==> flow/design.v (excerpt) <==
module FPU_top_level
(
 input 	       clk,
 input 	       nrst,
 input  [31:0] floating_point1,
 input  [31:0] floating_point2,
 input  [2:0]  frm,
 input  [6:0]  funct7,
 output [31:0] floating_point_out,
 output [4:0]  flags
 );
   reg [2:0]   frm2;
   reg [2:0]   frm3;
   reg [6:0]   funct7_2;
   reg [6:0]   funct7_3;
   localparam ADD = 7'b0100000;
   localparam MUL = 7'b0000010;
   reg 	       sign_shifted;
   reg [25:0]  frac_shifted;
   reg 	       sign_not_shifted;
   reg [25:0]  frac_not_shifted;
   reg [7:0]   exp_max;
   reg         mul_sign1;
   reg         mul_sign2;
   reg [7:0]   mul_exp1;
   reg [7:0]   mul_exp2;
   reg [25:0]  product;
   reg         mul_carry_out;
   reg [61:0]  step1_to_step2;
   reg [61:0]  nxt_step1_to_step2;
   reg        add_sign_out;
   reg [25:0] add_sum;
   reg 	      add_carry_out;
   reg [7:0]  add_exp_max;
   reg        mul_sign_out;
   reg [7:0]  sum_exp;
   reg        mul_ovf;
   reg        mul_unf;
   reg        inv;
   reg        inv2;
   reg        inv3;
   reg [37:0] step2_to_step3;
   reg [37:0] nxt_step2_to_step3;
        ADD_step1 addStep1(
			   .floating_point1_in(floating_point1),
			   .floating_point2_in(floating_point2),
			   .sign_shifted(sign_shifted),
			   .frac_shifted(frac_shifted),
			   .sign_not_shifted(sign_not_shifted),
			   .frac_not_shifted(frac_not_shifted),
			   .exp_max(exp_max)
			   );
        MUL_step1 mulStep1(
			   .fp1_in(floating_point1),
			   .fp2_in(floating_point2),
			   .sign1(mul_sign1),
			   .sign2(mul_sign2),
			   .exp1(mul_exp1),
			   .exp2(mul_exp2),
			   .product(product),
			   .carry_out(mul_carry_out)
			   );
   always_comb begin : check_for_invalid_op
      inv = 0;
      if(funct7 == ADD) begin
	 if((floating_point1[30:0] == 31'h7F800000) && 
	    (floating_point2[30:0] == 31'h7F800000) && 
	    (floating_point1[31] ^ floating_point2[31])) begin
	        inv = 1;
	 end
      end
      if(funct7 == MUL) begin
	 if(((floating_point1[30:0] == 31'h00000000)  &&
	     (floating_point2[30:0] == 31'h7F800000)) ||
	    ((floating_point1[30:0] == 31'h7F800000)  &&
  ...
Size in the first run: roughly 4200 cells after synthesis, about 110 flip-flops.
Settings: LEC_CHECK=0, ABC_AREA=0, CAP_MARGIN=20, CELL_PAD_IN_SITES_GLOBAL_PLACEMENT=2, CORE_MARGIN=2, CORE_UTILIZATION=71, CTS_CLUSTER_SIZE=31, GPL_TIMING_DRIVEN=1, PLACE_DENSITY_LB_ADDON=0.2, SLEW_MARGIN=30, TNS_END_PERCENT=60; clock period 8.52 ns.
run.sh (not shown) runs the stock make flow with config.mk's settings and CLKGATE_MAP_FILE=.
The first run aborted during global placement without I/O (3_1_place_gp_skip_io) with FLW-0024.
Rerun with:
ABC_AREA = default   (was 0)
CELL_PAD_IN_SITES_GLOBAL_PLACEMENT = default   (was 2)
CORE_UTILIZATION = 40   (was 71)
CTS_CLUSTER_SIZE = default   (was 31)
GPL_TIMING_DRIVEN = default   (was 1)
PLACE_DENSITY_LB_ADDON = default   (was 0.2)
SLEW_MARGIN = 20   (was 30)
TNS_END_PERCENT = default   (was 60)
clock period = 9.33 ns   (was 8.52 ns; I/O delays follow)
Outcome: Now the flow passed the timing, design-rule and antenna checks. Synthesized area stays the same. Die size went up by 76%. Synthesized cell count stays the same.
Rerun with:
CORE_UTILIZATION = 66   (was 40)
SETUP_SLACK_MARGIN = -0.55   (was default)
clock period = 7.67 ns   (was 9.33 ns; I/O delays follow)
What happened: Now the flow finished but fails on negative setup slack. First-iteration DRC count rises by 39%. Synthesized area is unchanged. Final area rises by 3.3%. Routed wire length rises by 7.5%. Setup slack is worse by 1100 ps. Die size falls by 39%.
Rerun with:
SETUP_SLACK_MARGIN = default   (was -0.55)
clock period = 7.7 ns   (was 7.67 ns; I/O delays follow)
Outcome:
- The new run finished with negative setup slack left
- register-to-register slack is worse by 300 ps
- wire length increases by 5.3%
- worst hold slack stays flat
- setup slack is better by 220 ps
- final area increases by 3.7%
- die size is unchanged
- synthesized cell count stays the same
- via count increases by 2.8%
Rerun with:
CORE_UTILIZATION = 56   (was 66)
SETUP_SLACK_MARGIN = 1.53   (was default)
clock period = 5.18 ns   (was 7.7 ns; I/O delays follow)
After rerunning: The new run ran to the end with violations: negative setup slack. Cell area came out higher by about a fifth. Hold slack is better by 5.0 ps. Setup slack gets worse by 2200 ps. Routed wire length increases by roughly a tenth. First-iteration DRC count rose by a few percent. Global-route usage came out lower by 2.5 points. Utilization climbs by 0.32 points. Non-clock buffer count rises by 520.

---

FPU_top_level again, from the RTL that the note above started with.
Settings: LEC_CHECK=0, ABC_AREA=0, CAP_MARGIN=30, CORE_ASPECT_RATIO=1.28, CORE_MARGIN=6, CORE_UTILIZATION=34, CTS_CLUSTER_DIAMETER=153, CTS_CLUSTER_SIZE=93, MAX_ROUTING_LAYER=met4, MIN_ROUTING_LAYER=met2, PLACE_DENSITY_LB_ADDON=0.03, SLEW_MARGIN=15; clock period 12.7 ns.
The first run completed with no timing, DRC or antenna violations.
==> next run, changes <==
- ABC_AREA: 0 -> default
- CORE_ASPECT_RATIO: 1.28 -> default
- CORE_MARGIN: 6 -> 2
- CORE_UTILIZATION: 34 -> 40
- CTS_CLUSTER_DIAMETER: 153 -> default
- CTS_CLUSTER_SIZE: 93 -> default
- MAX_ROUTING_LAYER: met4 -> default
- MIN_ROUTING_LAYER: met2 -> default
- PLACE_DENSITY_LB_ADDON: 0.03 -> default
- SLEW_MARGIN: 15 -> 25
- clock period: 12.7 -> 10.0 ns (I/O delays scaled with it)
The new run produced a clean layout.
Global-route usage went down by 19 points.
Setup slack is worse by 680 ps.
Synthesized cell count is unchanged.
Area after synthesis stays the same.
Cell area fell slightly.
==> next run, changes <==
- CAP_MARGIN: 30 -> 20
- CTS_CLUSTER_DIAMETER: default -> 281
- CTS_CLUSTER_SIZE: default -> 98
- PLACE_DENSITY_LB_ADDON: default -> 0.04
- SETUP_SLACK_MARGIN: default -> -0.06
- SLEW_MARGIN: 25 -> 0
After rerunning: Critical path depth rose by 4; synthesized area is unchanged; via count fell slightly.
==> next run, changes <==
- ABC_AREA: default -> 1
- CAP_MARGIN: 20 -> 30
- CORE_UTILIZATION: 40 -> 58
- CTS_CLUSTER_DIAMETER: 281 -> default
- CTS_CLUSTER_SIZE: 98 -> default
- PLACE_DENSITY_LB_ADDON: 0.04 -> 0.03
- SETUP_SLACK_MARGIN: -0.06 -> default
- SLEW_MARGIN: 0 -> 25
The changed run produced a clean layout.
Via count is higher by 16%.
Non-clock buffer count is lower by 55.
Area after synthesis rose by 5.7%.
Fmax rises by 4.4%.
==> next run, changes <==
- ABC_AREA: 1 -> default
- CAP_MARGIN: 30 -> 20
- PLACE_DENSITY_LB_ADDON: 0.03 -> default
- SETUP_SLACK_MARGIN: default -> -0.38
- SLEW_MARGIN: 25 -> 20
- clock period: 10.0 -> 6.86 ns (I/O delays scaled with it)
Outcome: With this change the flow finished but fails on setup timing. Via count falls by 6.9%. Wire length increases by 1.5%. Sequential cell count does not change. Worst setup slack is worse by 1700 ps. Non-clock buffer count went up by 404. Synthesized area fell by 5.4%. Core utilization rises by 7.7 points. Cell count went down by 15%. Synthesized cell count shrinks by 23%.
==> next run, changes <==
- CORE_UTILIZATION: 58 -> 65
- CTS_CLUSTER_SIZE: default -> 54
- TNS_END_PERCENT: default -> 5
The changed run reached the layout checks and failed them: setup timing.
Area after synthesis does not change.
Die size decreases by roughly a tenth.
Cell area shrinks slightly.
Final cell count shrinks slightly.
Via count grows by a few percent.
Setup slack is worse by 290 ps.

---

Setup of try-juniper:
FPU_top_level again, from the RTL that the note above started with.
==> flow/config.mk <==
export PLATFORM = sky130hd
export DESIGN_NAME = FPU_top_level
export DESIGN_NICKNAME = FPU_top_level
export VERILOG_FILES = /design/flow/design.v
export SDC_FILE = /design/flow/constraint.sdc
export NUM_CORES = 4
export LEC_CHECK = 0
export ABC_AREA = 1
export CAP_MARGIN = 5
export CORE_ASPECT_RATIO = 0.5
export CORE_MARGIN = 2
export CORE_UTILIZATION = 72
export CTS_CLUSTER_DIAMETER = 375
export CTS_CLUSTER_SIZE = 99
export HOLD_SLACK_MARGIN = -0.08
export SETUP_SLACK_MARGIN = 0.8
export SLEW_MARGIN = 20
export TNS_END_PERCENT = 10
==> flow/constraint.sdc <==
create_clock -name core_clock -period 6.21 [get_ports {clk}]
set_input_delay 1.2420 -clock core_clock [delete_from_list [all_inputs] [get_ports {clk}]]
set_output_delay 1.2420 -clock core_clock [all_outputs]
set_load 0.01 [all_outputs]
Run status, try-juniper: aborted in 5_1_grt, error GRT-0116
The inputs of try-onyx differ from those of try-juniper as listed below.
- TNS_END_PERCENT no longer set, was 10
- CORE_ASPECT_RATIO no longer set, was 0.5
- CTS_CLUSTER_SIZE now 98, was 99
- HOLD_SLACK_MARGIN no longer set, was -0.08
- SETUP_SLACK_MARGIN no longer set, was 0.8
- CAP_MARGIN now 20, was 5
- CTS_CLUSTER_DIAMETER now 331, was 375
- ABC_AREA no longer set, was 1
- the clock period (ns, I/O delays scaled along) now 10.0, was 6.21
Findings:
- try-onyx has completed all stages; timing, DRC and antenna checks passed.
- try-juniper: it failed with a tool error in 5_1_grt, so there are no final results.
- Number of instances in the synthesized netlist for try-onyx: 1258 down relative to try-juniper
- Area after detailed placement shrinks by more than 10% when moving from try-juniper to try-onyx.
- In try-onyx the quantity of gates resized following cts turned out 530 lower than in try-juniper.
- try-onyx: chip area line of the yosys report lower than try-juniper
- Share of the yosys chip area belonging to registers on try-onyx is up relative to try-juniper.
- Number of placed instances with taps included went down by more than a quarter going from try-juniper to try-onyx.
Inputs modified between try-onyx and try-nickel:
- putting PLACE_DENSITY_LB_ADDON at 0.3 where nothing was set
- swapping 20 for 0 in SLEW_MARGIN
- putting SETUP_SLACK_MARGIN at -0.06 where nothing was set
- swapping 72 for 40 in CORE_UTILIZATION
- putting TNS_END_PERCENT at 15 where nothing was set
- swapping 331 for 330 in CTS_CLUSTER_DIAMETER
Notes after the runs:
try-nickel against try-onyx: via count now sits lower; number of standard-cell rows in the floorplan moved up; synthesized cell count essentially unchanged; worst hold slack now sits at about the same level. The run with more routed wire is try-onyx, not try-nickel. Diff try-onyx -> try-nickel: final standard cell utilization of the core fell by 35 points, maximum clock path buffer count stayed essentially flat.
The inputs of try-raven differ from those of try-nickel as listed below.
- a deleted TNS_END_PERCENT that had been 15
- a deleted SETUP_SLACK_MARGIN that had been -0.06
- a deleted PLACE_DENSITY_LB_ADDON that had been 0.3
- a change of CORE_UTILIZATION from 40 to 59
- a deleted CTS_CLUSTER_DIAMETER that had been 330
- a deleted CTS_CLUSTER_SIZE that had been 98
- a change of SLEW_MARGIN from 0 to 20
- a change of the clock period (ns, I/O delays scaled along) from 10.0 to 5.18
Notes after the runs:
- Going from try-nickel to try-raven, weighted congestion reported at the end of routability-driven placement grows by about 4.6%.
- try-raven is listed as incomplete: the tool reported an error in 5_1_grt and the run ended there.
- [compare] base=try-nickel new=try-raven: CTS buffer count did not really move; cell count after synthesis did not really move.
- Diff try-nickel -> try-raven: top-level I/O count about even; post-cts gate resize count up 672; number of distinct library cells after synthesis closely matched the old numbers; initial core utilization increased by 19 points relative to the old numbers.
- Going from try-nickel to try-raven, the die area was shrunk.
- try-raven vs try-nickel — placed wire-length estimate rose 19%.

---

Setup of run A:
FPU_top_level again, from the RTL that the note above started with.
==> flow/config.mk <==
export PLATFORM = sky130hd
export DESIGN_NAME = FPU_top_level
export DESIGN_NICKNAME = FPU_top_level
export VERILOG_FILES = /design/flow/design.v
export SDC_FILE = /design/flow/constraint.sdc
export NUM_CORES = 4
export LEC_CHECK = 0
export CAP_MARGIN = 10
export CORE_MARGIN = 2
export CORE_UTILIZATION = 66
export CTS_CLUSTER_DIAMETER = 254
export HOLD_SLACK_MARGIN = -0.08
export SETUP_SLACK_MARGIN = -0.43
export SLEW_MARGIN = 20
export TNS_END_PERCENT = 5
==> flow/constraint.sdc <==
create_clock -name core_clock -period 7.32 [get_ports {clk}]
set_input_delay 1.4640 -clock core_clock [delete_from_list [all_inputs] [get_ports {clk}]]
set_output_delay 1.4640 -clock core_clock [all_outputs]
set_load 0.01 [all_outputs]
From the logs: run A reached the end of the flow and failed the layout checks with negative setup slack.
## Diff of input files: run B against run A
--- a/flow/config.mk
+++ b/flow/config.mk
@@ -8 +8 @@
-export CAP_MARGIN = 10
+export CAP_MARGIN = 20
@@ -10,4 +10 @@
-export CORE_UTILIZATION = 66
-export CTS_CLUSTER_DIAMETER = 254
-export HOLD_SLACK_MARGIN = -0.08
-export SETUP_SLACK_MARGIN = -0.43
+export CORE_UTILIZATION = 53
@@ -15 +11,0 @@
-export TNS_END_PERCENT = 5
==> flow/constraint.sdc <==
create_clock -name core_clock -period 9.33 [get_ports {clk}]
set_input_delay 1.8660 -clock core_clock [delete_from_list [all_inputs] [get_ports {clk}]]
set_output_delay 1.8660 -clock core_clock [all_outputs]
set_load 0.01 [all_outputs]
- Relative to run A, least setup slack across all paths after layout has increased by 1.01 ns in run B.
- Run B finished all stages; the layout is clean.
- Diff run A -> run B | die size | up by more than 10%
- Re final sequential cell count: no difference whatsoever between run B and run A.
Changes in run C relative to run B:
--- a/flow/config.mk
+++ b/flow/config.mk
@@ -10 +10,2 @@
-export CORE_UTILIZATION = 53
+export CORE_UTILIZATION = 57
+export SETUP_SLACK_MARGIN = -0.53
==> flow/constraint.sdc <==
create_clock -name core_clock -period 6.55 [get_ports {clk}]
set_input_delay 1.3100 -clock core_clock [delete_from_list [all_inputs] [get_ports {clk}]]
set_output_delay 1.3100 -clock core_clock [all_outputs]
set_load 0.01 [all_outputs]
## What came out
- The final report for run C shows a completed flow and a layout that fails verification, specifically negative setup slack.
- Run comparison: run C startpoint of the worst setup timing path floating_point2[18]; run B startpoint of the worst setup timing path floating_point2[0]
- Final antenna diode count in run C vs run B: up 1
- [compare] base=run B new=run C: final worst slack lost 1.33 ns, total stage count of the critical path lost 1, global-route usage picked up an extra 3.7 points, total non-filler cell area in the finished layout picked up an extra 9.2%.
- Diff run B -> run C: register clock-pin slew on the reported worst setup and hold paths barely changed; die width moved down; non-clock buffer area fraction after layout saw an increase.
### run C -> run D
--- a/flow/config.mk
+++ b/flow/config.mk
@@ -10,2 +10,2 @@
-export CORE_UTILIZATION = 57
-export SETUP_SLACK_MARGIN = -0.53
+export CORE_UTILIZATION = 64
+export CTS_CLUSTER_SIZE = 97
## What came out
- Tool error ODB-0269 stopped run D during global routing; no final results.
- Reported for run D and run C, mean post-synth cell area turned out identical to the last digit.
- Run D -> run C: I/O pin total delta 0, exact match
- Compared run D against run C; placed standard-cell area within noise.
- Worst slack at placement is higher on run C
- Instance tally after logic synthesis: run D vs run C identical
- In run D relative to run C, instance count after placement with tap cells included had gone down slightly.
- Chip area in run D vs run C: down 11%
- The final reports for run D and run C show post-CTS resize count higher in the former.
- Run D vs. run C: floorplan core area moved down; effective utilization at floorplan moved up; number of setup buffers added after CTS moved up.
What run E does differently from run D at the input level:
--- a/flow/config.mk
+++ b/flow/config.mk
@@ -10,2 +10 @@
-export CORE_UTILIZATION = 64
-export CTS_CLUSTER_SIZE = 97
+export CORE_UTILIZATION = 53
==> flow/constraint.sdc <==
create_clock -name core_clock -period 5.18 [get_ports {clk}]
set_input_delay 1.0360 -clock core_clock [delete_from_list [all_inputs] [get_ports {clk}]]
set_output_delay 1.0360 -clock core_clock [all_outputs]
set_load 0.01 [all_outputs]
==> comparison <==
- In run E the implementation completed, yet the final layout does not meet the checks, the culprit being negative setup slack.
- Against run D, die size in run E rose by more than 10%.
- Compared with run D, run E shows a higher number of resized instances in the post-cts repair step.
- Hold buffer count at CTS: run E vs run D identical
- Placed wire-length estimate after detailed placement deteriorates in run E relative to run D.
- Run E vs run D: cell total after placement up
- Number of buffers inserted during clock tree synthesis across run D and run E: no real change.
- Compared with run D, in run E H-tree level count now sits at about the same level; row count now sits higher; die boundary width now sits higher.
